## uart_top
module uart_top (
	input 		clk,    
	input 		rst_n,
	input 		uart_rx,
	output		uart_tx
);
Settings: LEC_CHECK=0, CAP_MARGIN=0, CELL_PAD_IN_SITES_DETAIL_PLACEMENT=0, CORE_ASPECT_RATIO=1.12, CORE_MARGIN=2, CORE_UTILIZATION=72, CTS_CLUSTER_DIAMETER=320, CTS_CLUSTER_SIZE=40, PLACE_DENSITY_LB_ADDON=0.21, SETUP_SLACK_MARGIN=0.93, SLEW_MARGIN=40, TNS_END_PERCENT=80; clock period 3.12 ns.
run.sh (not shown) runs the stock make flow with config.mk's settings and CLKGATE_MAP_FILE=.
The first run passed the timing, design-rule and antenna checks.
==> next run, changes <==
- CAP_MARGIN: 0 -> 20
- CTS_CLUSTER_DIAMETER: 320 -> 392
- CTS_CLUSTER_SIZE: 40 -> 14
=>
- die size stays the same
- via count stays the same
- global-route usage is unchanged
==> next run, changes <==
- CTS_CLUSTER_DIAMETER: 392 -> 320
- CTS_CLUSTER_SIZE: 14 -> 40
- SETUP_SLACK_MARGIN: 0.93 -> 0.85
The changed run ran to the end with no violations.
Routed wire length came out lower slightly.
Worst setup slack is better by 0.032 ns.
Utilization came out lower by 0.22 points.
Cell area is about the same.
Sequential power is about the same.
Power came out lower slightly.
==> next run, changes <==
- CORE_ASPECT_RATIO: 1.12 -> 1.34
- CTS_CLUSTER_SIZE: 40 -> 15
- PLACE_DENSITY_LB_ADDON: 0.21 -> 0.16
- SETUP_SLACK_MARGIN: 0.85 -> 0.78
Utilization barely changes.
Hold slack barely changes.
Sequential share of layout area is about the same.
Setup slack is worse by 0.13 ns.
Design area is about the same.
Power rose by 1.9%.
Global-route usage rose by 0.31 points.
Maximum frequency fell by 5.9%.
Via count fell by 0.86%.
==> next run, changes <==
- CELL_PAD_IN_SITES_DETAIL_PLACEMENT: 0 -> default
- CORE_ASPECT_RATIO: 1.34 -> default
- CTS_CLUSTER_DIAMETER: 320 -> 104
- CTS_CLUSTER_SIZE: 15 -> default
- PLACE_DENSITY_LB_ADDON: 0.16 -> 0.15
- SETUP_SLACK_MARGIN: 0.78 -> 0.93
- SLEW_MARGIN: 40 -> 20
- TNS_END_PERCENT: 80 -> default
After rerunning:
- The new run completed without violations
- clock skew is about the same
- critical path depth stays the same
- setup slack is better by 0.15 ns
- routed wire length came out higher by about 2.2%
- power came out higher by about 0.55%
- area after synthesis does not change
- fmax came out higher by 6.9%

* * *

uart_top again, from the RTL that the note above started with.
Settings: LEC_CHECK=0, ABC_AREA=1, CAP_MARGIN=0, CORE_ASPECT_RATIO=1.47, CORE_MARGIN=2, CORE_UTILIZATION=72, CTS_CLUSTER_DIAMETER=171, CTS_CLUSTER_SIZE=16, HOLD_SLACK_MARGIN=0.29, PLACE_DENSITY=0.4, SLEW_MARGIN=20; clock period 10.3 ns.
The baseline completed with no timing, DRC or antenna violations.
Rerun with:
Settings changed: ABC_AREA 1 to not set, CAP_MARGIN 0 to 20, CORE_ASPECT_RATIO 1.47 to not set, CORE_UTILIZATION 72 to 64, CTS_CLUSTER_DIAMETER 171 to not set, CTS_CLUSTER_SIZE 16 to not set, HOLD_SLACK_MARGIN 0.29 to not set, PLACE_DENSITY 0.4 to not set.
Clock period 10.3 ns to 5.61 ns, I/O delays scaled along.
The new run completed with no timing, DRC or antenna violations.
Clock-buffer cell count came out lower by 2.
Via count went down by 21%.
Synthesized area is lower by 8.1%.
Utilization shrinks by 8.9 points.
Clock skew increases by 0.0052 ns.
Worst hold slack gains 0.012 ns.
Worst setup slack loses 3.7 ns.
Die area came out higher by 3.1%.
Rerun with:
Settings changed: CORE_UTILIZATION 64 to 60.
Clock period 5.61 ns to 11.4 ns, I/O delays scaled along.
Core utilization falls by 4.1 points. Final cell count rises by 0.43%. Power falls by 50%. Sequential power falls by 51%. Worst setup slack gains 4.9 ns. Worst hold slack gains 0.0073 ns. Die size rises by 6.4%. Wire length falls by 2.6%.

* * *

The RTL this note starts from:
==> flow/design.v <==
module uart_rx#(
	parameter CLK_FRE 	= 50,
	parameter UART_RATE = 115200
	) (
	input 				clk,    
	input 				rst_n,
	output 	 			recv_en,	
	output reg 	[ 7:0] 	recv_data,	
	input 				rx_pin 
);
parameter  RATE_CNT = (CLK_FRE * 1000_000 / UART_RATE) - 1;
reg [10:0] clk_cnt;
localparam WAIT = 2'd0, START = 2'd1, RECV = 2'd2, STOP = 2'd3;
reg [1:0] state;
assign recv_en = clk_cnt == RATE_CNT * 3 / 2;
reg [ 7:0] recv_data_r;
reg [ 2:0] recv_cnt;
always@(posedge clk)
	if(!rst_n)begin
		state 		<= WAIT;
		clk_cnt 	<= 0;
		recv_data 	<= 0;
	end
	else
	case(state)
		WAIT:
			if(!rx_pin)begin 
				recv_cnt <= 'd0;
				state <= START;
			end
		START:begin 
			if(clk_cnt == RATE_CNT / 2)begin 
				clk_cnt <= 0;
				state <= RECV;
			end
			else
				clk_cnt <= clk_cnt + 1;
		end
		RECV:begin 
			if(clk_cnt == RATE_CNT)begin 
				clk_cnt <= 0;
				recv_data_r[recv_cnt] <= rx_pin;
				recv_cnt <= recv_cnt + 1;
				state <= (recv_cnt == 7 )?STOP : RECV ;
			end
			else
				clk_cnt <= clk_cnt + 1;
		end
		STOP:begin 
			recv_data <= recv_data_r;
			if(clk_cnt == RATE_CNT * 3 / 2)begin 
				clk_cnt <= 0;
				state <= WAIT;
			end
			else 
				clk_cnt <= clk_cnt + 1;
		end
	endcase
endmodule
module uart_tx#(
	parameter CLK_FRE 	= 50,
	parameter UART_RATE = 115200
	) (
	input 				clk,    
	input 				rst_n,
	input 				send_en ,	
	output 	 			send_busy ,	
	input 		[ 7:0] 	send_data ,	
	output reg 			tx_pin
);
parameter  RATE_CNT = (CLK_FRE * 1000_000 / UART_RATE) - 1;
reg [10:0] clk_cnt;
localparam WAIT = 2'd0, START = 2'd1, SEND = 2'd2, STOP = 2'd3;
reg [1:0] state;
assign send_busy = state != WAIT;
reg [ 7:0] send_data_r;
reg [ 2:0] send_cnt;
always@(posedge clk)
	if(!rst_n)begin
		state 	<= WAIT;
		clk_cnt <= 0;
		tx_pin 	<= 1;
	end
	else
	case(state)
		WAIT:
			if(send_en)begin 
				send_data_r <= send_data;
				send_cnt <= 'd0;
				state <= START;
			end
		START:begin 
			tx_pin <= 0;
			if(clk_cnt == RATE_CNT)begin 
				clk_cnt <= 0;
				state <= SEND;
			end
			else
				clk_cnt <= clk_cnt + 1;
		end
		SEND:begin 
			tx_pin <= send_data_r[send_cnt];
			if(clk_cnt == RATE_CNT)begin 
				clk_cnt <= 0;
				send_cnt <= send_cnt + 1;
				state <= (send_cnt == 7 )?STOP : SEND ;
			end
			else
				clk_cnt <= clk_cnt + 1;
		end
		STOP:begin 
			tx_pin <= 1;
			if(clk_cnt == RATE_CNT)begin 
				clk_cnt <= 0;
				state <= WAIT;
			end
			else
				clk_cnt <= clk_cnt + 1;
		end
	endcase
endmodule
module uart_top (
	input 		clk,    
	input 		rst_n,
	input 		uart_rx,
	output		uart_tx
);
parameter CLK_FRE 		= 50;
parameter UART_RATE 	= 115200;
localparam SEND = 2'd0, WAIT = 2'd1;
reg [1:0] state;
reg  [31:0] wait_cnt;
reg  [ 7:0] send_cnt;
reg  [ 7:0] send_data;
reg  	    send_en;
wire [ 7:0] recv_data;
wire 		recv_en;
wire 		send_busy;
parameter 	ENG_NUM  = 9; 
parameter 	CHE_NUM  = 2; 
parameter 	DATA_NUM = CHE_NUM * 3 + ENG_NUM;  
wire [ DATA_NUM * 8 - 1:0] char_data = {8'hE4,8'hBD,8'hA0,8'hE5,8'hA5,8'hBD,"  World","\r\n"};
wire [ 7:0] char_byte = (send_cnt < DATA_NUM) ? char_data[ (DATA_NUM - 1 - send_cnt) * 8 +: 8] : 8'h00;
always@(posedge clk)
	if(!rst_n)begin
		state 		<= SEND;
		wait_cnt 	<= 0;
		send_cnt 	<= 0;
		send_en 	<= 'b0;
	end
	else
	case(state)
		SEND:begin  
			if(send_cnt == DATA_NUM + 1)begin 
				send_en 	<= 'b0;
				send_cnt 	<=  0;
				state 		<= WAIT;
			end
			else if(!send_busy)begin
				send_en 	<= 'b1;
				send_data 	<= char_byte;
				send_cnt 	<= send_cnt + 1;
			end
		end
		WAIT: 
			if(wait_cnt == CLK_FRE * 1000_000)begin 
				wait_cnt <= 0;
				state <= SEND;
			end
			else begin
				send_en <= recv_en;
				send_data <= recv_data;
				wait_cnt <= wait_cnt + 1;
			end
	endcase
uart_tx #(
	.CLK_FRE 	(CLK_FRE 	),
	.UART_RATE 	(UART_RATE 	)
	)uart_tx_m0(
	.clk 		(clk 		),
	.rst_n 		(rst_n 		),
	.send_en 	(send_en 	),
	.send_busy 	(send_busy 	),
	.send_data 	(send_data 	),
	.tx_pin 	(uart_tx 	)
	);
uart_rx #(
	.CLK_FRE 	(CLK_FRE 	),
	.UART_RATE 	(UART_RATE 	)
	)uart_rx_m0(
	.clk 		(clk 		),
	.rst_n 		(rst_n 		),
	.recv_en 	(recv_en 	),
	.recv_data 	(recv_data 	),
	.rx_pin 	(uart_rx 	)
	);
endmodule
Settings: LEC_CHECK=0, ABC_AREA=1, CAP_MARGIN=40, CORE_ASPECT_RATIO=0.5, CORE_MARGIN=2, CORE_UTILIZATION=72, CTS_CLUSTER_DIAMETER=398, CTS_CLUSTER_SIZE=99, PLACE_DENSITY=0.67, SLEW_MARGIN=20; clock period 11.2 ns.
The starting point passed the timing, design-rule and antenna checks.
Change:
--- a/flow/config.mk
+++ b/flow/config.mk
@@ -8,3 +8 @@
-export ABC_AREA = 1
-export CAP_MARGIN = 40
-export CORE_ASPECT_RATIO = 0.5
+export CAP_MARGIN = 20
@@ -13,3 +10,0 @@
-export CTS_CLUSTER_DIAMETER = 398
-export CTS_CLUSTER_SIZE = 99
-export PLACE_DENSITY = 0.67
==> flow/constraint.sdc (replaced) <==
create_clock -name core_clock -period 5.89 [get_ports {clk}]
set_input_delay 1.1780 -clock core_clock [delete_from_list [all_inputs] [get_ports {clk}]]
set_output_delay 1.1780 -clock core_clock [all_outputs]
set_load 0.01 [all_outputs]
What happened: Critical path depth decreases by 2. Via count decreases by 19%. Wire length decreases by 20%. Area after synthesis decreases by 8.1%. Non-clock buffer count decreases by 3. Setup slack got worse by 4.0 ns. Cell area decreases by 11%. Clock-buffer cell count decreases by 3. Total power increases by 52%.
Change:
--- a/flow/config.mk
+++ b/flow/config.mk
@@ -10,0 +11,2 @@
+export CTS_CLUSTER_SIZE = 10
+export SETUP_SLACK_MARGIN = 0.92
==> flow/constraint.sdc (replaced) <==
create_clock -name core_clock -period 3.12 [get_ports {clk}]
set_input_delay 0.6240 -clock core_clock [delete_from_list [all_inputs] [get_ports {clk}]]
set_output_delay 0.6240 -clock core_clock [all_outputs]
set_load 0.01 [all_outputs]
Result:
- setup slack gets worse by 2.3 ns
- hold slack is better by 0.021 ns
- critical path depth is higher by 2
- area after synthesis does not change
- global-route usage goes up by 0.19 points
- wire length climbs by about 2.2%
- via count came out higher by about 1.5%
No activity file was given, so power comes from the tool's default toggle rates.
